==> run H: inputs <==
// sur
module sur(
    input        CLK,
    input        rst,
    input        EN_sur,
    input        ECHO1,
    input        ECHO2,
    input        ECHO3,
    input        ECHO4,
    input        ECHO5,
    output       TRIG1,
    output       TRIG2,
    output       TRIG3,
    output       TRIG4,
    output       TRIG5,
    output       SG90,
    output [3:0] dig,
    output [6:0] seg,
    output [3:0] dis
);
==> flow/config.mk <==
export PLATFORM = sky130hd
export DESIGN_NAME = sur
export DESIGN_NICKNAME = sur
export VERILOG_FILES = /design/flow/design.v
export SDC_FILE = /design/flow/constraint.sdc
export NUM_CORES = 4
export LEC_CHECK = 0
export ABC_AREA = 1
export CAP_MARGIN = 15
export CORE_ASPECT_RATIO = 0.92
export CORE_MARGIN = 2
export CORE_UTILIZATION = 72
export CTS_CLUSTER_DIAMETER = 279
export MAX_ROUTING_LAYER = met4
export PLACE_DENSITY_LB_ADDON = 0.01
export SETUP_SLACK_MARGIN = -0.39
export SLEW_MARGIN = 20
export TNS_END_PERCENT = 80
==> flow/constraint.sdc <==
create_clock -name core_clock -period 12.3 [get_ports {CLK}]
set_input_delay 2.4600 -clock core_clock [delete_from_list [all_inputs] [get_ports {CLK}]]
set_output_delay 2.4600 -clock core_clock [all_outputs]
set_load 0.01 [all_outputs]
run.sh (not shown) runs the stock make flow with config.mk's settings and CLKGATE_MAP_FILE=.
==> inputs of run X, as changes to run H <==
Settings changed: CAP_MARGIN 15 to 20, CORE_ASPECT_RATIO 0.92 to unset, CTS_CLUSTER_DIAMETER 279 to 231, CTS_CLUSTER_SIZE set to 15, MAX_ROUTING_LAYER met4 to unset, PLACE_DENSITY_LB_ADDON 0.01 to 0.19, SETUP_SLACK_MARGIN -0.39 to unset, TNS_END_PERCENT 80 to unset.
==> flow/constraint.sdc (replaced) <==
create_clock -name core_clock -period 14.8 [get_ports {CLK}]
set_input_delay 2.9600 -clock core_clock [delete_from_list [all_inputs] [get_ports {CLK}]]
set_output_delay 2.9600 -clock core_clock [all_outputs]
set_load 0.01 [all_outputs]
==> datasheet_impl.txt <==
Physical implementation characteristics

Parameter                              Value

Die
  Height of the die .................. 183 um
  DIE WIDTH .................. 199 um

Status
  Failing step .................. 5_1_grt
  Run status .................. did not finish

Placed design
  Post-placement cell area .................. roughly 27,000 um^2

Clock tree
  TritonCTS Buffers .................. 29
-- figures above: run H

==> datasheet_impl.txt <==
Physical implementation characteristics

Parameter                              Value

Global routing
  Global-route wire length before repair .................. approximately 110 mm

Die
  DIE WIDTH .................. around 190 um
  Height of the die .................. ~190 um

Clock tree
  TritonCTS Buffers .................. 21

Status
  Run status .................. no timing/DRC/antenna violations

Placed design
  Post-placement cell area .................. between 20,000 and 30,000 um^2

Timing
  Final worst-path setup slack .................. ~1.2 ns
-- figures above: run X


* * *

==> inputs of job 688 <==
==> flow/design.v <==
module surrounding(CLK,rst,EN,TRIG1,TRIG2,TRIG3,TRIG4,TRIG5,ECHO1,ECHO2,ECHO3,ECHO4,ECHO5,min,distance);
input CLK;                
input rst;                
input EN;                 
output reg [3:0] distance;
output reg TRIG1,TRIG2,TRIG3,TRIG4,TRIG5;          
input ECHO1,ECHO2,ECHO3,ECHO4,ECHO5;               
output reg [3:0] min;    
reg [24:0] count;
reg [24:0] count0,count1,count2,count3,count4,count5;
reg [24:0] countsg;
always @(posedge CLK)
begin
    if(rst)
    begin
        count<=0;
        TRIG1<=0;
        TRIG2<=0;
        TRIG3<=0;
        TRIG4<=0;
        TRIG5<=0;
    end
    else if(EN==1)
	 begin 
	     TRIG1<=0;
		  TRIG2<=0;
		  TRIG3<=0;
		  TRIG4<=0;
		  TRIG5<=0;
	 end
	 else if(EN==0)
	 begin
	     if(count==0|count==1)  
		  begin
		        TRIG1<=1;
		        TRIG2<=1;
		        TRIG3<=1;
		        TRIG4<=1;
		        TRIG5<=1;
				  count<=count+1;
		  end
		  else if(count==5000)         
		  begin 
		        TRIG1<=0;
		        TRIG2<=0;
		        TRIG3<=0;
		        TRIG4<=0;
		        TRIG5<=0;
		        count<=0;
		  end
		  else 
		  begin 
		        TRIG1<=0;
		        TRIG2<=0;
		        TRIG3<=0;
		        TRIG4<=0;
		        TRIG5<=0;
				  count<=count+1;
		  end
	  end
end
always @(posedge CLK)
if(rst)
begin
    count0<=0;
    count1<=0;
    count2<=0;
    count3<=0;
    count4<=0;
    count5<=0;
    min<=0;
    distance<=0;
end
else
begin
    if(count0==5000)
	 begin
	     count0<=0;
	     count1<=0;
		  count2<=0;
		  count3<=0;
		  count4<=0;
		  count5<=0;
		  min<=0;
    end	  
	 else
	 begin
		   count0<=count0+1;
	      if(ECHO1==1)
			begin 
				count1<=count1+1;
			end
			if(ECHO2==1)
			begin 
			count2<=count2+1;
			end
			if(ECHO3==1)
			begin 
			count3<=count3+1;
			end
			if(ECHO4==1)
			begin 
			count4<=count4+1;
			end
			if(ECHO5==1)
			begin 
				count5<=count5+1;
			end
	 end
	 if(ECHO1+ECHO2+ECHO3+ECHO4+ECHO5==4)
	 begin
	     if(count1>58&&count2>58&&count3>58&&count4>58&&count5>58)  
		  begin
		      min<=0;
				distance<=0;
        end
        else if(ECHO1==0)
        begin
            min<=1;
				distance<=count1*10/58;
        end
        else if(ECHO2==0)
        begin
            min<=2;
				distance<=count2*10/58;
        end
        else if(ECHO3==0)
        begin
            min<=3;
            distance<=count3*10/58;
		  end 
        else if(ECHO4==0)
        begin
            min<=4;
				distance<=count4*10/58;
        end
        else if(ECHO5==0)
        begin
            min<=5;
				distance<=count5*10/58;
        end			  
	 end
end
endmodule
module surrounding_driver(CLK,rst,CE20,EN,minsg,SG90);
input EN;                 
input [3:0] minsg;
output reg SG90;    
input CLK;                    
input rst;                    
input CE20;                   
reg [24:0] pwm;
reg [24:0] count;
always @(posedge CLK)
begin
	  if(rst) pwm<=0;
	  else if(CE20)
	  case(minsg)
		  0:begin pwm<=0; end
		  1:begin pwm<=40;  end
		  2:begin pwm<=60; end
		  3:begin pwm<=80; end
		  4:begin pwm<=100;end
		  5:begin pwm<=120; end
		  default: pwm<=0; 
	  endcase
end
always @(posedge CLK)
begin
     if(rst)
	  begin
	       count<=0;
	       SG90<=0;
	  end
     else if(count==1000)
	  begin
	       count<=0;
	  end
	  else if(count<pwm) 
	       begin 
			     SG90<=1;
				  count<=count+1;
			 end
	  else
	       begin
			     SG90<=0;
				  count<=count+1;
			 end
end
endmodule
module display_dis(clk,rst,distance,dig,seg);
input clk;
input rst;
input [3:0]distance;
output reg[3:0]dig;
output reg[6:0]seg;
reg[3:0]data1,data2;
reg[3:0]data;
reg q;
always@(posedge clk)
if(rst)
begin
data1<=0;data2<=0;
end
else
begin
data1<=distance%10;
data2<=distance/10;
end
always @(posedge clk)
if(rst)
begin
	q<=0;dig<=0;data<=0;
end
else
begin
	q<=q+1;
	case(q)
	1'd0 : begin dig<=4'b0001; data<=data1; end
	1'd1 : begin dig<=4'b0010; data<=data2; end
	endcase
end
always @(data)
begin 
	case(data)
   4'd0 : seg=7'b1111110;
   4'd1 : seg=7'b0110000;
   4'd2 : seg=7'b1101101;
   4'd3 : seg=7'b1111001;
   4'd4 : seg=7'b0110011;
   4'd5 : seg=7'b1011011;
   4'd6 : seg=7'b1011111;
   4'd7 : seg=7'b1110000;
   4'd8 : seg=7'b1111111;
   4'd9 : seg=7'b1111011;
   default : seg=7'b1111110;
   endcase
end
endmodule
module sur(
    input        CLK,
    input        rst,
    input        EN_sur,
    input        ECHO1,
    input        ECHO2,
    input        ECHO3,
    input        ECHO4,
    input        ECHO5,
    output       TRIG1,
    output       TRIG2,
    output       TRIG3,
    output       TRIG4,
    output       TRIG5,
    output       SG90,
    output [3:0] dig,
    output [6:0] seg,
    output [3:0] dis
);
wire [3:0] min;
wire [3:0] distance;
reg [24:0] count2;
reg        CLK2;
wire       CE20 = (count2 == 2000) && !CLK2;
always @(posedge CLK)
begin
    if (rst)
    begin
        count2 <= 0;
        CLK2   <= 0;
    end
    else if (count2 == 2000)
    begin
        count2 <= 0;
        CLK2   <= ~CLK2;
    end
    else
        count2 <= count2 + 1;
end
surrounding inst4(
    .CLK(CLK), .rst(rst), .EN(EN_sur),
    .TRIG1(TRIG1), .TRIG2(TRIG2), .TRIG3(TRIG3), .TRIG4(TRIG4), .TRIG5(TRIG5),
    .ECHO1(ECHO1), .ECHO2(ECHO2), .ECHO3(ECHO3), .ECHO4(ECHO4), .ECHO5(ECHO5),
    .min(min), .distance(distance)
);
surrounding_driver inst1(
    .CLK(CLK), .rst(rst), .CE20(CE20), .EN(EN_sur), .minsg(min), .SG90(SG90)
);
display_dis inst(
    .clk(CLK), .rst(rst), .distance(distance), .dig(dig), .seg(seg)
);
assign dis = distance;
endmodule
==> flow/run.sh <==
#!/bin/bash
# the make line also repeats each setting of config.mk as NAME=value (left out here)
make -C /OpenROAD-flow-scripts/flow DESIGN_CONFIG=/design/flow/config.mk WORK_HOME=/design/flow/orfs CLKGATE_MAP_FILE= finish
==> flow/config.mk <==
export PLATFORM = sky130hd
export DESIGN_NAME = sur
export DESIGN_NICKNAME = sur
export VERILOG_FILES = /design/flow/design.v
export SDC_FILE = /design/flow/constraint.sdc
export NUM_CORES = 4
export LEC_CHECK = 0
export ABC_AREA = 1
export CAP_MARGIN = 10
export CORE_MARGIN = 2
export CORE_UTILIZATION = 72
export CTS_CLUSTER_SIZE = 76
export SETUP_SLACK_MARGIN = -0.67
export SLEW_MARGIN = 20
==> flow/constraint.sdc <==
create_clock -name core_clock -period 12.8 [get_ports {CLK}]
set_input_delay 2.5600 -clock core_clock [delete_from_list [all_inputs] [get_ports {CLK}]]
set_output_delay 2.5600 -clock core_clock [all_outputs]
set_load 0.01 [all_outputs]
==> job 6808: changes against job 688 <==
==> flow/config.mk (replaced) <==
export PLATFORM = sky130hd
export DESIGN_NAME = sur
export DESIGN_NICKNAME = sur
export VERILOG_FILES = /design/flow/design.v
export SDC_FILE = /design/flow/constraint.sdc
export NUM_CORES = 4
export LEC_CHECK = 0
export CAP_MARGIN = 20
export CORE_MARGIN = 2
export CORE_UTILIZATION = 31
export SLEW_MARGIN = 20
==> flow/constraint.sdc (replaced) <==
create_clock -name core_clock -period 22.1 [get_ports {CLK}]
set_input_delay 4.4200 -clock core_clock [delete_from_list [all_inputs] [get_ports {CLK}]]
set_output_delay 4.4200 -clock core_clock [all_outputs]
set_load 0.01 [all_outputs]
==> qor summary <==
quantity                                                    job 6808                   job 688
Number of buffers inserted during clock tree synthesis            35                        29
Violation count after the first detailed-route iteration        1676                      3413
Post-synthesis instance total                                   3396                      3968
Final cell utilization of the core                             0.339                     0.827
Setup repair after global routing missed its margin            false                      true
Final setup violation count                                        0                         4
Status                              no timing/DRC/antenna violations  finished with violations
Layout check failures                                              -              setup timing
Final WL                                                    72600 µm                  84800 µm
Worst slew pin tran                                           969 ps                   1020 ps
Netlist area before placement                              26400 µm²                 25200 µm²
Multi-input gate share of the layout cell area                 0.703                     0.640
Fraction of the mapped netlist area in compound gates          0.264                     0.136
Fraction of area in registers                                  0.178                     0.180
Total negative setup slack                                      0 ps                  -3840 ps
Chip area in the Yosys report                              26400 µm²                 25200 µm²
